== oak ==
## top
module top(
		input wire [31:0] opa,
		input wire [31:0] opb,
		input wire start,
		input wire rst,
		input wire clk,
		output reg done,
		output reg [31:0] result
);
Size: about 110 flip-flops, about 100 I/O pins, ~13000 um2 of cells after synthesis.
Settings: LEC_CHECK=0, CAP_MARGIN=20, CORE_ASPECT_RATIO=0.5, CORE_MARGIN=2, CORE_UTILIZATION=62, CTS_CLUSTER_DIAMETER=322, CTS_CLUSTER_SIZE=91, HOLD_SLACK_MARGIN=-0.08, MAX_ROUTING_LAYER=met4, PLACE_DENSITY_LB_ADDON=0.3, SETUP_SLACK_MARGIN=-0.5, SLEW_MARGIN=20, TNS_END_PERCENT=10; clock period 7.0 ns.
run.sh (not shown) runs the stock make flow with config.mk's settings and CLKGATE_MAP_FILE=.
Looking at the reports, oak completed the entire flow and the layout it produced met the timing, DRC and antenna checks.
Modified inputs, pine compared to oak
Settings: TNS_END_PERCENT no longer set, was 10; CORE_UTILIZATION now 40, was 62; PLACE_DENSITY_LB_ADDON no longer set, was 0.3; CORE_ASPECT_RATIO no longer set, was 0.5; HOLD_SLACK_MARGIN no longer set, was -0.08; CTS_CLUSTER_DIAMETER no longer set, was 322; MAX_ROUTING_LAYER no longer set, was met4; SETUP_SLACK_MARGIN no longer set, was -0.5; CTS_CLUSTER_SIZE no longer set, was 91.
## What came out
- pine finished every step from synthesis to the final layout, and the layout passed the timing, DRC and antenna checks.
- Summed area of non-filler cells in the final layout went up slightly going from oak to pine.
- In pine, the filler-free cell count of the finished design came out 169 above the value in oak.
#### Input delta (birch over pine)
Settings: swapping 40 for 64 in CORE_UTILIZATION; swapping 7.0 for 4.67 in the clock period (ns, I/O delays scaled along).
[summary]
- In birch the worst endpoint required time turned out 2.36 ns lower than in pine.
- Summary of the comparison: cell area after layout is higher in birch, relative to pine.
- Relative to pine, the fmax measured on birch has increased by more than a quarter.
- Die size | birch below pine
- Between pine and birch, final critical delay including setup and external delays decreased.
- Looking only at buffers plus inverters on the worst setup path, and setting everything else aside, the lower value of pine and birch goes to pine.
- Going from pine to birch, overall routing resource usage grows by 15 points.
- Via-per-instance ratio: birch higher than pine
- Of pine and birch, just one finished clean: pine.
- Final checks on birch, whose flow otherwise completed, came back failing, citing negative setup slack.
- Row floorplan utilization: birch higher / pine lower
- birch against pine: post-CTS setup-driven buffer insertion count rose 6; pre-CTS setup slack fell 1.12 ns.

========
## wip/umber
Starting RTL as in the previous note.
Settings: LEC_CHECK=0, ABC_AREA=1, CAP_MARGIN=20, CORE_ASPECT_RATIO=1.38, CORE_MARGIN=2, CORE_UTILIZATION=72, CTS_CLUSTER_SIZE=10, HOLD_SLACK_MARGIN=0.28, PLACE_DENSITY=0.42, SETUP_SLACK_MARGIN=0.25, SLEW_MARGIN=20, TNS_END_PERCENT=5; clock period 2.71 ns.
FAIL wip/umber @ 4_1_cts: tool exited with error
### wip/umber -> wip/quartz
Settings: an added CTS_CLUSTER_DIAMETER of 322; a deleted ABC_AREA that had been 1; a change of HOLD_SLACK_MARGIN from 0.28 to -0.08; a change of PLACE_DENSITY from 0.42 to 0.38; an added MAX_ROUTING_LAYER of met4; a change of CORE_UTILIZATION from 72 to 66; a deleted CORE_ASPECT_RATIO that had been 1.38; a change of TNS_END_PERCENT from 5 to 10; a change of CTS_CLUSTER_SIZE from 10 to 91; a deleted SETUP_SLACK_MARGIN that had been 0.25; a change of the clock period (ns, I/O delays scaled along) from 2.71 to 7.0.
Findings:
wip/quartz vs. wip/umber: fraction of the yosys area taken by sequential cells rose 0.93 points; width of the chip saw an increase; die outline area saw an increase; area of placed instances has decreased.
wip/quartz: no failed stages, no open violations at the end
Status(wip/umber) = ERROR, stage = 4_1_cts
Per the comparison of wip/quartz with wip/umber, Yosys chip area went down, placer congestion estimate went down 9.4%, post-synthesis net count -27%, number of placed instances, taps included has decreased.
What wip/lagoon does differently from wip/quartz at the input level:
Settings: ABC_AREA now 1, previously not set; CORE_UTILIZATION now 72, was 66; HOLD_SLACK_MARGIN no longer set, was -0.08; TNS_END_PERCENT no longer set, was 10; CTS_CLUSTER_SIZE no longer set, was 91; MAX_ROUTING_LAYER no longer set, was met4; PLACE_DENSITY now 0.42, was 0.38; CTS_CLUSTER_DIAMETER no longer set, was 322; the clock period (ns, I/O delays scaled along) now 2.78, was 7.0.
- Weighted congestion at the end of routability-driven global placement (wip/quartz / wip/lagoon): 0.933
- wip/lagoon: it failed with a tool error in 4_1_cts, so there are no final results.
- wip/lagoon falls short of wip/quartz in minimum setup slack after placement.
- [compare] base=wip/quartz new=wip/lagoon: post-place instance area went up, initial cell density of the core went up, total placed cells including tap cells has increased, area fraction in full adders, half adders and majority gates shows a reduction of 0.34 points.
- Share of the yosys chip area belonging to registers: wip/lagoon lower than wip/quartz
- Overall die area, wip/lagoon and wip/quartz: higher on wip/quartz
- Re chip area line of the yosys report: wip/lagoon is about 4.7% up on wip/quartz.
- Of the two values seen for dominant kind of combinational cell, simple AND/OR/NAND/NOR gates was produced by wip/lagoon and AND-OR/OR-AND gates by wip/quartz.
- From wip/quartz to wip/lagoon the numbers moved as follows: number of standard cells after synthesis went up about 40%, distinct cell type count of the synthesized netlist went down about 30%.
Changes in wip/violet relative to wip/lagoon:
Settings: removing ABC_AREA (formerly 1); removing PLACE_DENSITY (formerly 0.42); changing CORE_UTILIZATION from 72 to 40; changing the clock period (ns, I/O delays scaled along) from 2.78 to 6.26.
### Flow results
wip/violet reached the final stage; the timing, DRC and antenna checks on its layout passed. From wip/lagoon to wip/violet the numbers moved as follows: chip area from the yosys synthesis statistics -4.5%; area fraction in compound gates after synthesis +7.2 points; vertical extent of the die +about 30%. Die size was higher in the run labelled wip/violet. Mux cell area share after synthesis was lower in the run labelled wip/lagoon.
Here is what was changed in the inputs of wip/willow compared with wip/violet.
Settings: ABC_AREA now 1, previously not set; CORE_UTILIZATION now 72, was 40; CORE_ASPECT_RATIO now 1.74, previously not set; PLACE_DENSITY_LB_ADDON now 0.08, previously not set; SETUP_SLACK_MARGIN now 0.8, previously not set; CTS_CLUSTER_DIAMETER now 393, previously not set; CTS_CLUSTER_SIZE now 98, previously not set; the clock period (ns, I/O delays scaled along) now 2.72, was 6.26.
### Flow results
Status: wip/willow FAILED at 4_1_cts (tool error). Looking at fraction of the core area occupied by cells at floorplan, wip/willow sits 32 points higher than wip/violet does. Comparing wip/violet and wip/willow, the lower post-synthesis share of cell area spent on and-or and or-and gates was measured on wip/willow. Compared to wip/violet, wip/willow has half-perimeter wire length after placement 34% higher. NOTE: register area share after synthesis in wip/willow falls short of that of wip/violet.

========
Starting RTL as in the previous note.
clock: 7.8 ns
lec_check: 0
abc_area: 1
cap_margin: 30
cell_pad_in_sites_global_placement: 1
core_aspect_ratio: 0.64
core_margin: 4
core_utilization: 40
gpl_routability_driven: 0
gpl_timing_driven: 0
hold_slack_margin: 0.27
slew_margin: 25
tns_end_percent: 95
Next try:
CAP_MARGIN = 10   (was 30)
CELL_PAD_IN_SITES_DETAIL_PLACEMENT = 2   (was unset)
CELL_PAD_IN_SITES_GLOBAL_PLACEMENT = unset   (was 1)
CORE_ASPECT_RATIO = 1.14   (was 0.64)
CORE_MARGIN = 2   (was 4)
CORE_UTILIZATION = 67   (was 40)
CTS_CLUSTER_SIZE = 91   (was unset)
GPL_ROUTABILITY_DRIVEN = unset   (was 0)
GPL_TIMING_DRIVEN = unset   (was 0)
HOLD_SLACK_MARGIN = unset   (was 0.27)
PLACE_DENSITY = 0.47   (was unset)
SLEW_MARGIN = 15   (was 25)
TNS_END_PERCENT = unset   (was 95)
clock period = 7.0 ns   (was 7.8 ns; I/O delays follow)
After rerunning: The new run died in 3_5_place_dp. Synthesized cell count stays the same. Area after synthesis stays the same. Die area fell by 42%.
Next try:
CAP_MARGIN = 15   (was 10)
CELL_PAD_IN_SITES_DETAIL_PLACEMENT = unset   (was 2)
CORE_ASPECT_RATIO = unset   (was 1.14)
CORE_UTILIZATION = 40   (was 67)
CTS_CLUSTER_SIZE = unset   (was 91)
PLACE_DENSITY = unset   (was 0.47)
The new run finished clean.
Synthesized cell count stays the same.
Synthesized area does not change.
Die size increases by 65%.
Next try:
ABC_AREA = unset   (was 1)
CAP_MARGIN = 20   (was 15)
CORE_ASPECT_RATIO = 0.5   (was unset)
CORE_UTILIZATION = 66   (was 40)
CTS_CLUSTER_DIAMETER = 322   (was unset)
CTS_CLUSTER_SIZE = 91   (was unset)
HOLD_SLACK_MARGIN = -0.08   (was unset)
MAX_ROUTING_LAYER = met4   (was unset)
PLACE_DENSITY = 0.38   (was unset)
SETUP_SLACK_MARGIN = -0.5   (was unset)
SLEW_MARGIN = 20   (was 15)
TNS_END_PERCENT = 10   (was unset)
The new run ran to the end with no violations.
Final cell count goes down by about 30%.
Worst setup slack degrades by 0.60 ns.
Routed wire length goes down by 18%.
Critical path depth goes down by 10.
Utilization goes up by 31 points.
Clock-buffer cell count is unchanged.
Design area goes down by 3.4%.

========
The RTL this note starts from:
==> flow/design.v <==
module length (
	input wire [31:0] op,
	output wire [5:0] op_length
);
assign op_length = (op[31:16] == 16'd0)? 
						(
							(op[15:8] == 8'd0)?
								(
									(op[7:4] == 4'd0)?
									(
										(op[3:2] == 2'd0)?
											(
												(op[1] == 1'd0)?op[0]:6'd2
											)
											:
											(
												(op[3] == 1'd0)?6'd3:6'd4
											)
									)
									:
									(
										(op[7:6] == 2'd0)?
											(
												(op[5] == 1'd0)?6'd5:6'd6
											)
											:
											(
												(op[7] == 1'd0)?6'd7:6'd8
											)
									)
								)
								:
								(
									(op[15:12] == 4'd0)?
									(
										(op[11:10] == 2'd0)?
											(
												(op[9] == 1'd0)?6'd9:6'd10
											)
											:
											(
												(op[11] == 1'd0)?6'd11:6'd12
											)
									)
									:
									(
										(op[15:14] == 2'd0)?
											(
												(op[13] == 1'd0)?6'd13:6'd14
											)
											:
											(
												(op[15] == 1'd0)?6'd15:6'd16
											)
									)
								) 
						)
						: 
						(
								(op[31:24] == 8'd0)?
								(
									(op[23:20] == 4'd0)?
									(
										(op[19:18] == 2'd0)?
											(
												(op[17] == 1'd0)?6'd17:6'd18
											)
											:
											(
												(op[19] == 1'd0)?6'd19:6'd20
											)
									)
									:
									(
										(op[23:22] == 2'd0)?
											(
												(op[21] == 1'd0)?6'd21:6'd22
											)
											:
											(
												(op[23] == 1'd0)?6'd23:6'd24
											)
									)
								)
								:
								(
									(op[31:28] == 4'd0)?
									(
										(op[27:26] == 2'd0)?
											(
												(op[25] == 1'd0)?6'd25:6'd26
											)
											:
											(
												(op[27] == 1'd0)?6'd27:6'd28
											)
									)
									:
									(
										(op[31:30] == 2'd0)?
											(
												(op[29] == 1'd0)?6'd29:6'd30
											)
											:
											(
												(op[31] == 1'd0)?6'd31:6'd32
											)
									)
								) 
						) ;
endmodule
module top(
		input wire [31:0] opa,
		input wire [31:0] opb,
		input wire start,
		input wire rst,
		input wire clk,
		output reg done,
		output reg [31:0] result
);
reg [2:0] current_state;
reg [2:0] next_state;
reg [31:0] regopa;
reg [31:0] regopb;
reg [5:0] length_diff_reg;
wire [5:0] length_opa;
wire [5:0] length_opb;
wire [5:0] length_diff;
wire [31:0] length_in_opa;
wire [31:0] length_in_opb;
parameter IDLE = 3'd0;
parameter INPUT = 3'd1;
parameter ADJUDICATE = 3'd2;
parameter CAMP_SWITCH = 3'd3;
parameter ALIGN = 3'd4;
parameter ABSOLUTE = 3'd5;
parameter OUTPUT = 3'd6;
parameter ZEROS = 32'd0;
parameter ZEROS_C = 7'b0; 
always @(posedge clk or negedge rst) begin : proc_current_state
	if(~rst) begin
		current_state <= IDLE;
	end else begin
		current_state <= next_state ;
	end
end
always @ * begin : proc_next_state
	case (current_state)
		IDLE:begin 
			if(start == 1) 
				next_state <= INPUT;
			else 
				next_state <= IDLE;			
		end
		INPUT:next_state <= ADJUDICATE;
		ADJUDICATE:begin 
			if(regopa == regopb || regopa == 0 || regopb == 0) begin
				next_state <= OUTPUT;
			end
			else begin 
				next_state <= CAMP_SWITCH;
			end
		end
		CAMP_SWITCH:next_state <= ALIGN;
		ALIGN:next_state <= ABSOLUTE;
		ABSOLUTE:next_state <= ADJUDICATE;
		OUTPUT:begin 
			if(start == 1) 
				next_state <= INPUT;
			else 
				next_state <= IDLE;
		end
		default : next_state <= IDLE;
	endcase
end
always @(posedge clk or negedge rst) begin : proc_regopa
	if(~rst) begin
		regopa <= ZEROS;
	end else begin
		case (next_state)
			IDLE:regopa <= ZEROS;
			INPUT:regopa <= opa;
			ADJUDICATE:regopa <= regopa;
			CAMP_SWITCH:begin 
				if(regopa < regopb) begin
					regopa <= regopb;
				end
				else begin 
					regopa <= regopa;
				end
			end
			ALIGN:regopa <= regopa;
			ABSOLUTE:begin 
				if (regopa >= regopb ) begin 
					regopa <= regopa - regopb;
				end
				else begin 
					regopa <= regopb - regopa;
				end
			end		
			default :regopa <= regopa;
		endcase		
	end
end
always @(posedge clk or negedge rst) begin : proc_regopb
	if(~rst) begin
		regopb <= ZEROS;
	end else begin
		case (next_state)
			IDLE:regopb <= ZEROS;
			INPUT:regopb <= opb;
			ADJUDICATE:regopb <= regopb;
			CAMP_SWITCH:begin 
				if(regopa < regopb) begin
					regopb <= regopa <<< length_diff;
				end
				else begin 
					regopb <= regopb <<< length_diff;
				end
			end
			ALIGN:regopb <= regopb ;
			ABSOLUTE:regopb <= regopb >>> length_diff_reg;
			default:regopb <= regopb;
		endcase		
	end
end
assign length_in_opa = regopa;
assign length_in_opb = regopb;
length cal_opa_length(.op(length_in_opa), .op_length(length_opa));
length cal_opp_length(.op(length_in_opb), .op_length(length_opb));
assign length_diff = (length_opa >= length_opb)? (length_opa - length_opb):(length_opb - length_opa);
always @(posedge clk or negedge rst) begin : proc_length_diff_reg
	if(~rst) begin
		length_diff_reg <= 0;
	end else begin
		case (next_state)
			CAMP_SWITCH:begin 
				length_diff_reg <= length_diff;
			end
			default : length_diff_reg <= length_diff_reg;
		endcase
	end
end
always @(posedge clk or negedge rst) begin : proc_result
	if(~rst) begin
		result <= ZEROS;
	end else begin
		case (next_state)
			OUTPUT:begin 
				if(regopa == regopb) begin 
					result <= regopa ;
				end
				else if (regopa == 0 ) begin
					result <=  regopb ;
				end
				else begin 
					result <= regopa ;
				end
			end
			default : begin 
				result <= result;
			end
		endcase
	end
end
always @(posedge clk or negedge rst) begin : proc_done
	if(~rst) begin
		done <= 1'b0;
	end else begin
		case (next_state)
			OUTPUT: begin 
				done <= 1'b1;
			end
			default : done <= 1'b0;
		endcase
	end
end
endmodule  
clock: 9.86 ns
lec_check: 0
abc_area: 1
cap_margin: 10
cell_pad_in_sites_detail_placement: 2
cell_pad_in_sites_global_placement: 2
core_aspect_ratio: 1.76
core_margin: 7
core_utilization: 61
cts_cluster_diameter: 270
cts_cluster_size: 90
gpl_routability_driven: 1
hold_slack_margin: 0.22
min_routing_layer: met2
setup_slack_margin: -0.13
slew_margin: 10
tns_end_percent: 40
The starting point stopped in global placement without I/O (3_1_place_gp_skip_io) (GPL-0301).
Then changed:
Settings changed: ABC_AREA 1 to 0, CELL_PAD_IN_SITES_DETAIL_PLACEMENT 2 to 1, CORE_UTILIZATION 61 to 50, MIN_ROUTING_LAYER met2 to met1, SETUP_SLACK_MARGIN -0.13 to not set, SLEW_MARGIN 10 to 20.
=> The changed run ran to the end with no violations. Die area goes up by 15%. Area after synthesis goes down by 4.5%. Synthesized cell count goes down by 28%.
Then changed:
Settings changed: ABC_AREA 0 to 1, CAP_MARGIN 10 to 15, CELL_PAD_IN_SITES_DETAIL_PLACEMENT 1 to not set, CELL_PAD_IN_SITES_GLOBAL_PLACEMENT 2 to not set, CORE_MARGIN 7 to 2, CORE_UTILIZATION 50 to 72, CTS_CLUSTER_DIAMETER 270 to 238, CTS_CLUSTER_SIZE 90 to 89, GPL_ROUTABILITY_DRIVEN 1 to 0, HOLD_SLACK_MARGIN 0.22 to not set, PLACE_DENSITY set to 0.4, SETUP_SLACK_MARGIN set to -0.23, TNS_END_PERCENT 40 to 35.
Clock period 9.86 ns to 6.92 ns, I/O delays scaled along.
Outcome:
- The new run ended with an error in global routing (5_1_grt) (GRT-0116)
- die area fell by 35%
- area after synthesis rose by 4.7%
- synthesized cell count rose by 40%
